// microprocessor
module microprocessor #(parameter N = 8, ROM_addressBits = 6, RF_addressBits = 3) (
  input  logic                           clk             ,
  input  logic                           rst_n           ,
  input  logic [ 3+2*(RF_addressBits):0] ROM_data        ,
  input  logic [                  N-1:0] SRAM_data       ,
  output logic                           overflowPC      ,
  output logic                           ROM_readEnable  ,
  output logic                           SRAM_readEnable ,
  output logic                           SRAM_writeEnable,
  output logic [    ROM_addressBits-1:0] ROM_address     ,
  output logic [(2**RF_addressBits)-1:0] SRAM_address    ,
  output logic [                  N-1:0] SRAM_data_in
);
For scale: about 1200 cells after synthesis, about 46 I/O pins, ~8400 µm² of cells after synthesis.
make LEC_CHECK=0 ABC_AREA=1 CAP_MARGIN=20 CORE_MARGIN=2 CORE_UTILIZATION=72 CTS_CLUSTER_DIAMETER=45 PLACE_DENSITY=0.65 SETUP_SLACK_MARGIN=-0.13 SLEW_MARGIN=20 finish   # period 4.3 ns
run.sh (not shown) runs the stock make flow with config.mk's settings and CLKGATE_MAP_FILE=.
The first run died in 5_1_grt.
Edit:
ABC_AREA = default   (was 1)
CORE_UTILIZATION = 40   (was 72)
CTS_CLUSTER_DIAMETER = default   (was 45)
PLACE_DENSITY = default   (was 0.65)
SETUP_SLACK_MARGIN = default   (was -0.13)
TNS_END_PERCENT = 15   (was default)
clock period = 4.23 ns   (was 4.3 ns; I/O delays follow)
After rerunning: This time the run ran to the end with violations: setup timing; area after synthesis climbs slightly; die area climbs by well over a third; synthesized cell count shrinks by a little under a tenth.
Edit:
CAP_MARGIN = 35   (was 20)
CELL_PAD_IN_SITES_DETAIL_PLACEMENT = 1   (was default)
CTS_CLUSTER_DIAMETER = 391   (was default)
TNS_END_PERCENT = default   (was 15)
clock period = 6.0 ns   (was 4.23 ns; I/O delays follow)
Outcome:
- The changed run finished with timing, DRC and antenna clean
- sequential cell count stays the same
- worst hold slack got worse by 25 ps
- final area is lower by 16%


== run M ==
Starting RTL as in the previous note.
make LEC_CHECK=0 ABC_AREA=1 CAP_MARGIN=20 CELL_PAD_IN_SITES_DETAIL_PLACEMENT=0 CORE_MARGIN=2 CORE_UTILIZATION=71 CTS_CLUSTER_DIAMETER=230 CTS_CLUSTER_SIZE=42 PLACE_DENSITY_LB_ADDON=0.09 SLEW_MARGIN=20 finish   # period 3.72 ns
As the logs show, run M stopped at clock tree synthesis after a tool error, so it never reached the end of the flow.
--- input diff run M..run C ---
Settings: CTS_CLUSTER_DIAMETER: 230 -> 207; CTS_CLUSTER_SIZE: 42 -> 20; PLACE_DENSITY_LB_ADDON: 0.09 -> unset; CORE_UTILIZATION: 71 -> 70; the clock period (ns, I/O delays scaled along): 3.72 -> 4.94.
Results
Total die size: run C vs run M up about 1.4%. Looking at the reports, run C completed the entire flow and the layout it produced met the timing, design-rule and antenna checks. From run M to run C the numbers moved as follows: pre-placement core utilization shrank by 0.62 points; summed standard-cell area reported by yosys neither gained nor lost much; number of placed instances with taps included decreased about 4.4%; y dimension of the die now larger; HPWL after detailed placement has decreased.


Starting RTL as in the previous note.
// microprocessor
module microprocessor #(parameter N = 8, ROM_addressBits = 6, RF_addressBits = 3) (
  input  logic                           clk             ,
  input  logic                           rst_n           ,
  input  logic [ 3+2*(RF_addressBits):0] ROM_data        ,
  input  logic [                  N-1:0] SRAM_data       ,
  output logic                           overflowPC      ,
  output logic                           ROM_readEnable  ,
  output logic                           SRAM_readEnable ,
  output logic                           SRAM_writeEnable,
  output logic [    ROM_addressBits-1:0] ROM_address     ,
  output logic [(2**RF_addressBits)-1:0] SRAM_address    ,
  output logic [                  N-1:0] SRAM_data_in
);
clock: 9.41 ns
lec_check: 0
abc_area: 0
cap_margin: 20
cell_pad_in_sites_detail_placement: 0
core_margin: 2
core_utilization: 51
cts_cluster_diameter: 207
place_density_lb_addon: 0.13
slew_margin: 20
==> next run, changes <==
- ABC_AREA: 0 -> default
- CELL_PAD_IN_SITES_DETAIL_PLACEMENT: 0 -> default
- CORE_UTILIZATION: 51 -> 63
- CTS_CLUSTER_DIAMETER: 207 -> default
- PLACE_DENSITY_LB_ADDON: 0.13 -> default
- clock period: 9.41 -> 6.16 ns (I/O delays scaled with it)
After rerunning: Final area came out higher by 2.8%; routed wire length came out higher by 4.0%; sequential share of layout area came out lower by 0.73 points; cell count is about the same.
==> next run, changes <==
- ABC_AREA: default -> 1
- CORE_UTILIZATION: 63 -> 70
- SETUP_SLACK_MARGIN: default -> -0.13
- clock period: 6.16 -> 4.3 ns (I/O delays scaled with it)
With this change the flow reached the layout checks and failed them: setup timing. Sequential power grows by about 50%. Setup slack loses 0.57 ns. Final cell count rises by about 16%. Routed wire length rose by 15%. Design area is higher by 11%. Power is higher by 72%.


Starting RTL as in the previous note.
clock: 4.56 ns
lec_check: 0
abc_area: 1
cap_margin: 20
core_margin: 2
core_utilization: 72
cts_cluster_diameter: 99
cts_cluster_size: 32
hold_slack_margin: 0.3
place_density: 0.78
slew_margin: 20
tns_end_percent: 5
The first run produced a layout that fails on setup timing.
==> next run, changes <==
Settings changed: ABC_AREA 1 to not set, CORE_UTILIZATION 72 to 40, CTS_CLUSTER_DIAMETER 99 to not set, CTS_CLUSTER_SIZE 32 to not set, HOLD_SLACK_MARGIN 0.3 to not set, PLACE_DENSITY 0.78 to not set, TNS_END_PERCENT 5 to not set.
Clock period 4.56 ns to 5.85 ns, I/O delays scaled along.
What happened:
- The new run finished with timing, DRC and antenna clean
- sequential share of layout area rose by 0.82 points
- clock power drops by 14%
- hold slack gets better by 0.0083 ns
- combinational power drops by 43%
- final cell count came out lower by about 3.6%
- register-to-register slack improved by 1.4 ns
- design area goes down by about 3.4%
- total power goes down by about 32%


microprocessor again, from the RTL that the note above started with.
==> flow/config.mk <==
export PLATFORM = sky130hd
export DESIGN_NAME = microprocessor
export DESIGN_NICKNAME = microprocessor
export VERILOG_FILES = /design/flow/design.v
export SDC_FILE = /design/flow/constraint.sdc
export NUM_CORES = 4
export LEC_CHECK = 0
export ABC_AREA = 0
export CAP_MARGIN = 35
export CELL_PAD_IN_SITES_DETAIL_PLACEMENT = 0
export CELL_PAD_IN_SITES_GLOBAL_PLACEMENT = 2
export CORE_MARGIN = 4
export CORE_UTILIZATION = 51
export CTS_CLUSTER_DIAMETER = 80
export CTS_CLUSTER_SIZE = 82
export HOLD_SLACK_MARGIN = 0.01
export MAX_ROUTING_LAYER = met4
export PLACE_DENSITY = 0.45
export SLEW_MARGIN = 35
export TNS_END_PERCENT = 80
==> flow/constraint.sdc <==
create_clock -name core_clock -period 5.2 [get_ports {clk}]
set_input_delay 1.0400 -clock core_clock [delete_from_list [all_inputs] [get_ports {clk}]]
set_output_delay 1.0400 -clock core_clock [all_outputs]
set_load 0.01 [all_outputs]
The first run completed without violations.
Rerun with:
Settings changed: ABC_AREA 0 to not set, CAP_MARGIN 35 to 20, CELL_PAD_IN_SITES_DETAIL_PLACEMENT 0 to not set, CELL_PAD_IN_SITES_GLOBAL_PLACEMENT 2 to not set, CORE_MARGIN 4 to 2, CORE_UTILIZATION 51 to 70, CTS_CLUSTER_DIAMETER 80 to not set, CTS_CLUSTER_SIZE 82 to not set, HOLD_SLACK_MARGIN 0.01 to not set, MAX_ROUTING_LAYER met4 to not set, PLACE_DENSITY 0.45 to not set, SLEW_MARGIN 35 to 20, TNS_END_PERCENT 80 to not set.
Clock period 5.2 ns to 5.15 ns, I/O delays scaled along.
=> The changed run went through all stages and came out clean. Clock skew stays flat. Power went up by 1.5%. Combinational power went up by about 5%. Routed wire length went down by 0.33%. Sequential power went up by about 1%.
Rerun with:
Settings changed: CORE_ASPECT_RATIO set to 1.83, CORE_UTILIZATION 70 to 26, PLACE_DENSITY_LB_ADDON set to 0.14.
Clock period 5.15 ns to 6.0 ns, I/O delays scaled along.
After rerunning: Core utilization decreases by 56 points. Non-clock buffer count decreases by 46. Via count decreases by roughly a tenth. Clock power decreases by a little under a tenth. Routed wire length increases by a quarter to a third.
Rerun with:
Settings changed: CAP_MARGIN 20 to 0, CELL_PAD_IN_SITES_DETAIL_PLACEMENT set to 2, CELL_PAD_IN_SITES_GLOBAL_PLACEMENT set to 2, CORE_ASPECT_RATIO 1.83 to 0.8, CORE_UTILIZATION 26 to 40, CTS_CLUSTER_DIAMETER set to 189, GPL_TIMING_DRIVEN set to 0, HOLD_SLACK_MARGIN set to 0.24, PLACE_DENSITY_LB_ADDON 0.14 to not set, SETUP_SLACK_MARGIN set to 0.8.
The changed run passed the timing, design-rule and antenna checks.
Area after synthesis stays the same.
Critical path depth drops by 1.
Register-to-register slack got worse by 0.53 ns.
Routed wire length climbs by about a fifth.
Clock power climbs by roughly a tenth.
Non-clock buffer count drops by 15.
Utilization climbs by 18 points.
Power climbs by a little under a tenth.
Cell area climbs slightly.
Worst setup slack improved by 0.51 ns.
Rerun with:
Settings changed: CAP_MARGIN 0 to 20, CELL_PAD_IN_SITES_DETAIL_PLACEMENT 2 to 0, CELL_PAD_IN_SITES_GLOBAL_PLACEMENT 2 to 3, CORE_ASPECT_RATIO 0.8 to 1.28, CORE_MARGIN 2 to 8, CORE_UTILIZATION 40 to 34, CTS_CLUSTER_DIAMETER 189 to 372, CTS_CLUSTER_SIZE set to 94, GPL_TIMING_DRIVEN 0 to not set, HOLD_SLACK_MARGIN 0.24 to -0.09, PLACE_DENSITY_LB_ADDON set to 0.01, SETUP_SLACK_MARGIN 0.8 to not set, TNS_END_PERCENT set to 15.
Result: Power decreases by about 8%; clock skew decreases by 0.0080 ns; synthesized cell count is unchanged; final area decreases by 4.6%; die area increases by 35%; combinational power decreases by about 10%; setup slack degrades by 0.40 ns; global-route usage decreases by 13 points; clock-buffer cell count is unchanged; hold slack improves by 0.023 ns.
Rerun with:
Settings changed: CELL_PAD_IN_SITES_DETAIL_PLACEMENT 0 to 1, CELL_PAD_IN_SITES_GLOBAL_PLACEMENT 3 to not set, CORE_UTILIZATION 34 to 49, PLACE_DENSITY_LB_ADDON 0.01 to 0.12.
Outcome: Utilization rises by 17 points. Maximum frequency falls by 1.1%. Wire length falls by about 5%. Clock power barely changes. Synthesized area is unchanged. Setup slack is worse by 0.064 ns. Die area falls by 28%. Final area falls by 2.4%. Combinational power stays flat. Non-clock buffer count falls by 11. Clock skew is about the same.


microprocessor again, from the RTL that the note above started with.
// microprocessor
module microprocessor #(parameter N = 8, ROM_addressBits = 6, RF_addressBits = 3) (
  input  logic                           clk             ,
  input  logic                           rst_n           ,
  input  logic [ 3+2*(RF_addressBits):0] ROM_data        ,
  input  logic [                  N-1:0] SRAM_data       ,
  output logic                           overflowPC      ,
  output logic                           ROM_readEnable  ,
  output logic                           SRAM_readEnable ,
  output logic                           SRAM_writeEnable,
  output logic [    ROM_addressBits-1:0] ROM_address     ,
  output logic [(2**RF_addressBits)-1:0] SRAM_address    ,
  output logic [                  N-1:0] SRAM_data_in
);
clock: 3.25 ns
lec_check: 0
abc_area: 1
cap_margin: 20
core_margin: 2
core_utilization: 68
cts_cluster_diameter: 234
cts_cluster_size: 99
slew_margin: 20
tns_end_percent: 5
The baseline stopped in global routing (5_1_grt) with DPL-0038.
==> next run, changes <==
- ABC_AREA: 1 -> unset
- CORE_UTILIZATION: 68 -> 9
- CTS_CLUSTER_DIAMETER: 234 -> unset
- CTS_CLUSTER_SIZE: 99 -> unset
- TNS_END_PERCENT: 5 -> unset
- clock period: 3.25 -> 6.16 ns (I/O delays scaled with it)
The changed run finished with timing, DRC and antenna clean.
Synthesized cell count went down by 8.2%.
Area after synthesis grows by 2.0%.
Die area rose to 7.4 times its value.
==> next run, changes <==
- CORE_UTILIZATION: 9 -> 71
- PLACE_DENSITY: unset -> 0.62
- SETUP_SLACK_MARGIN: unset -> 0.26
- clock period: 6.16 -> 4.18 ns (I/O delays scaled with it)
After rerunning: The changed run ended with an error in global routing (5_1_grt) (GRT-0116). Synthesized area is unchanged. Die size came out lower by well over a third. Synthesized cell count stays the same.
==> next run, changes <==
- ABC_AREA: unset -> 1
- PLACE_DENSITY: 0.62 -> 0.35
- SETUP_SLACK_MARGIN: 0.26 -> 1.08
- clock period: 4.18 -> 3.83 ns (I/O delays scaled with it)
=> This time the run aborted during clock tree synthesis (4_1_cts), error DPL-0038; synthesized cell count climbs by about 9%; die size came out lower by about 1.9%; area after synthesis shrinks by 1.9%.


microprocessor again, from the RTL that the note above started with.
export LEC_CHECK = 0
export ABC_AREA = 1
export CAP_MARGIN = 20
export CORE_MARGIN = 2
export CORE_UTILIZATION = 72
export CTS_CLUSTER_DIAMETER = 234
export CTS_CLUSTER_SIZE = 99
export SLEW_MARGIN = 20
create_clock -name core_clock -period 4.88 [get_ports {clk}]
The starting point finished clean.
Rerun with:
--- a/flow/config.mk
+++ b/flow/config.mk
@@ -10,5 +10,6 @@
 export CORE_MARGIN = 2
 export CORE_UTILIZATION = 72
-export CTS_CLUSTER_DIAMETER = 234
-export CTS_CLUSTER_SIZE = 99
+export CTS_CLUSTER_DIAMETER = 99
+export CTS_CLUSTER_SIZE = 32
+export PLACE_DENSITY = 0.78
 export SLEW_MARGIN = 20
==> flow/constraint.sdc (replaced) <==
create_clock -name core_clock -period 4.85 [get_ports {clk}]
set_input_delay 0.9700 -clock core_clock [delete_from_list [all_inputs] [get_ports {clk}]]
set_output_delay 0.9700 -clock core_clock [all_outputs]
set_load 0.01 [all_outputs]
After rerunning:
- cell area hardly moves
- core utilization is about the same
- combinational power stays flat
- count of clock-buffer cells in the layout is unchanged
- global-route usage is about the same
- hold slack gets worse by 0.026 ns
- sequential cell count is unchanged
- total power rises by 2.0%
- synthesized area stays the same
- non-clock buffer count falls by 3
Rerun with:
--- a/flow/config.mk
+++ b/flow/config.mk
@@ -10,6 +10,6 @@
 export CORE_MARGIN = 2
 export CORE_UTILIZATION = 72
-export CTS_CLUSTER_DIAMETER = 99
-export CTS_CLUSTER_SIZE = 32
-export PLACE_DENSITY = 0.78
+export CTS_CLUSTER_SIZE = 85
+export PLACE_DENSITY_LB_ADDON = 0.24
+export SETUP_SLACK_MARGIN = -0.13
 export SLEW_MARGIN = 20
==> flow/constraint.sdc (replaced) <==
create_clock -name core_clock -period 4.3 [get_ports {clk}]
set_input_delay 0.8600 -clock core_clock [delete_from_list [all_inputs] [get_ports {clk}]]
set_output_delay 0.8600 -clock core_clock [all_outputs]
set_load 0.01 [all_outputs]
Outcome: The changed run did not get past global routing with GRT-0232. Die area does not change. Area after synthesis does not change. Synthesized cell count stays the same.


run 1:
Starting RTL as in the previous note.
clock: 5.2 ns
lec_check: 0
abc_area: 0
cap_margin: 20
cell_pad_in_sites_detail_placement: 0
cell_pad_in_sites_global_placement: 2
core_margin: 2
core_utilization: 51
cts_cluster_diameter: 80
cts_cluster_size: 82
hold_slack_margin: 0.01
max_routing_layer: met5
place_density: 0.45
slew_margin: 35
tns_end_percent: 80
Inputs modified between run 1 and run 2:
# run 1
export LEC_CHECK = 0
export ABC_AREA = 0
export CAP_MARGIN = 20
export CELL_PAD_IN_SITES_DETAIL_PLACEMENT = 0
export CELL_PAD_IN_SITES_GLOBAL_PLACEMENT = 2
export CORE_MARGIN = 2
export CORE_UTILIZATION = 51
export CTS_CLUSTER_DIAMETER = 80
export CTS_CLUSTER_SIZE = 82
export HOLD_SLACK_MARGIN = 0.01
export MAX_ROUTING_LAYER = met5
export PLACE_DENSITY = 0.45
export SLEW_MARGIN = 35
export TNS_END_PERCENT = 80
create_clock -name core_clock -period 5.2 [get_ports {clk}]
# run 2
export LEC_CHECK = 0
export ABC_AREA = 1
export CAP_MARGIN = 35
export CELL_PAD_IN_SITES_DETAIL_PLACEMENT = 1
export CELL_PAD_IN_SITES_GLOBAL_PLACEMENT = 2
export CORE_MARGIN = 2
export CORE_UTILIZATION = 51
export CTS_CLUSTER_DIAMETER = 80
export CTS_CLUSTER_SIZE = 82
export GPL_ROUTABILITY_DRIVEN = 0
export HOLD_SLACK_MARGIN = 0.01
export MAX_ROUTING_LAYER = met4
export PLACE_DENSITY = 0.45
export SETUP_SLACK_MARGIN = -0.16
export SLEW_MARGIN = 35
export TNS_END_PERCENT = 80
create_clock -name core_clock -period 5.2 [get_ports {clk}]
Notes after the runs:
Run 2 is listed as incomplete: the tool reported an error in 3_1_place_gp_skip_io and the run ended there. Re adder-cell share of the synthesized area: run 1 and run 2 aren't equal, and the higher value belongs to run 2. Compared with run 1, in run 2 core area went down about 2.8%; number of core rows went down 2.1%; synthesized cell count went up 9.0%; area of the mapped netlist went down about 2%. Run 1 → run 2: effective utilization at floorplan went up by 0.48 points; number of distinct library cells after synthesis decreased 36%; synthesis area per yosys moved down; chip width moved down; chip area moved down. Diff run 1 -> run 2 | per-instance average area after synthesis | decrease of about 10%.
### run 2 -> run 3
# run 2
export LEC_CHECK = 0
export ABC_AREA = 1
export CAP_MARGIN = 35
export CELL_PAD_IN_SITES_DETAIL_PLACEMENT = 1
export CELL_PAD_IN_SITES_GLOBAL_PLACEMENT = 2
export CORE_MARGIN = 2
export CORE_UTILIZATION = 51
export CTS_CLUSTER_DIAMETER = 80
export CTS_CLUSTER_SIZE = 82
export GPL_ROUTABILITY_DRIVEN = 0
export HOLD_SLACK_MARGIN = 0.01
export MAX_ROUTING_LAYER = met4
export PLACE_DENSITY = 0.45
export SETUP_SLACK_MARGIN = -0.16
export SLEW_MARGIN = 35
export TNS_END_PERCENT = 80
create_clock -name core_clock -period 5.2 [get_ports {clk}]
# run 3
export LEC_CHECK = 0
export CAP_MARGIN = 20
export CORE_MARGIN = 2
export CORE_UTILIZATION = 65
export SLEW_MARGIN = 20
create_clock -name core_clock -period 5.85 [get_ports {clk}]
## What came out
- Run 3 reached the end of the flow, and the finished layout is clean on the timing, design-rule and antenna checks.
- The higher die boundary width of run 2 and run 3 is in run 2.
- A prevailing logic family in the synthesized netlist of simple AND/OR/NAND/NOR gates is what run 2 shows, while AND-OR/OR-AND gates belongs to run 3.
- Run 3 vs run 2: register area share after synthesis down in run 3
- Area after synthesis for run 3 is higher than for run 2.
- [compare] base=run 2 new=run 3: post-synth area from yosys stat climbed 170 sq um, core utilization before placement has increased.
- Reported for run 2 and run 3, post-synth tally of flip-flops with integrated enable turned out identical to the last digit.
- Run 3 vs run 2, adder-cell share of the synthesized area went down by 0.18 points.
- Against run 2, run 3 comes in 8.2% lower on yosys cell count.
- Between run 2 and run 3, the area of the chip is higher for run 2.
- Between run 2 and run 3, synthesized cell count decreased.
Here is what was changed in the inputs of run 4 compared with run 3.
# run 3
export LEC_CHECK = 0
export CAP_MARGIN = 20
export CORE_MARGIN = 2
export CORE_UTILIZATION = 65
export SLEW_MARGIN = 20
create_clock -name core_clock -period 5.85 [get_ports {clk}]
# run 4
export LEC_CHECK = 0
export CAP_MARGIN = 20
export CORE_MARGIN = 2
export CORE_UTILIZATION = 40
export SLEW_MARGIN = 20
create_clock -name core_clock -period 6.0 [get_ports {clk}]
[summary]
As of run 4, final cell count had risen by a little under 10% compared to run 3.
When the final numbers for run 4 and run 3 were put side by side, the non-clock buffer count turned out to be smaller in run 3.
Diff run 3 -> run 4 | proportion of power drawn by combinational gates | decrease of 0.4 points
In terms of aggregate global routing overflow, run 4 and run 3 differ only marginally.
Going from run 3 to run 4, all-layer global routing usage decreased by 14 points relative to the old numbers, first-pass GRT wire length shows an increase of 2.6%.
Run 4 gives less met3 layer wire length in the routed design than run 3 did.
Compared with run 3, run 4 shows count of placed standard cells including taps higher by 107.
Global routing usage on met1 for run 4 is lower than for run 3.
From run 3 to run 4 the numbers moved as follows: data-path buffer share of cell area in the final layout now sits higher; number of nets at the end of the flow rose by 0.32%.
What run 5 does differently from run 4 at the input level:
# run 4
export LEC_CHECK = 0
export CAP_MARGIN = 20
export CORE_MARGIN = 2
export CORE_UTILIZATION = 40
export SLEW_MARGIN = 20
create_clock -name core_clock -period 6.0 [get_ports {clk}]
# run 5
export LEC_CHECK = 0
export CAP_MARGIN = 35
export CELL_PAD_IN_SITES_DETAIL_PLACEMENT = 2
export CORE_MARGIN = 2
export CORE_UTILIZATION = 40
export CTS_CLUSTER_DIAMETER = 391
export HOLD_SLACK_MARGIN = 0.24
export SETUP_SLACK_MARGIN = 0.8
export SLEW_MARGIN = 20
create_clock -name core_clock -period 6.0 [get_ports {clk}]
Notes after the runs:
Status run 5: flow complete, layout not clean - setup timing
On number of antenna violations at the first check in global routing, the higher figure sits with run 5, not run 4.
Run 5: total clock network power 7.3% above run 4
Measured against each other, run 5 and run 4 differ in global-route wire length before repair, the lower figure coming from run 4.
Against run 4 as the reference, run 5 delivers a higher worst hold path cell count.
When run 5 is measured against run 4, its first-iteration DRC count turns out about 180% higher.
Diff run 4..run 5 | multiplexer fraction of the synthesized cell area | unchanged
Comparing run 5 and run 4, routed length on met3 is higher on run 5.
Run 4 has a higher worst slack at placement than run 5.
Measured against run 5, the count of fill cells added during filler insertion of run 4 comes out at 0.932 times the reference value.
Via count, run 5 and run 4: higher on run 5
Compared with run 4, run 5 shows a clock tree buffer count of the final layout that is 2 lower.
Power is estimated from default activity; no workload was simulated.
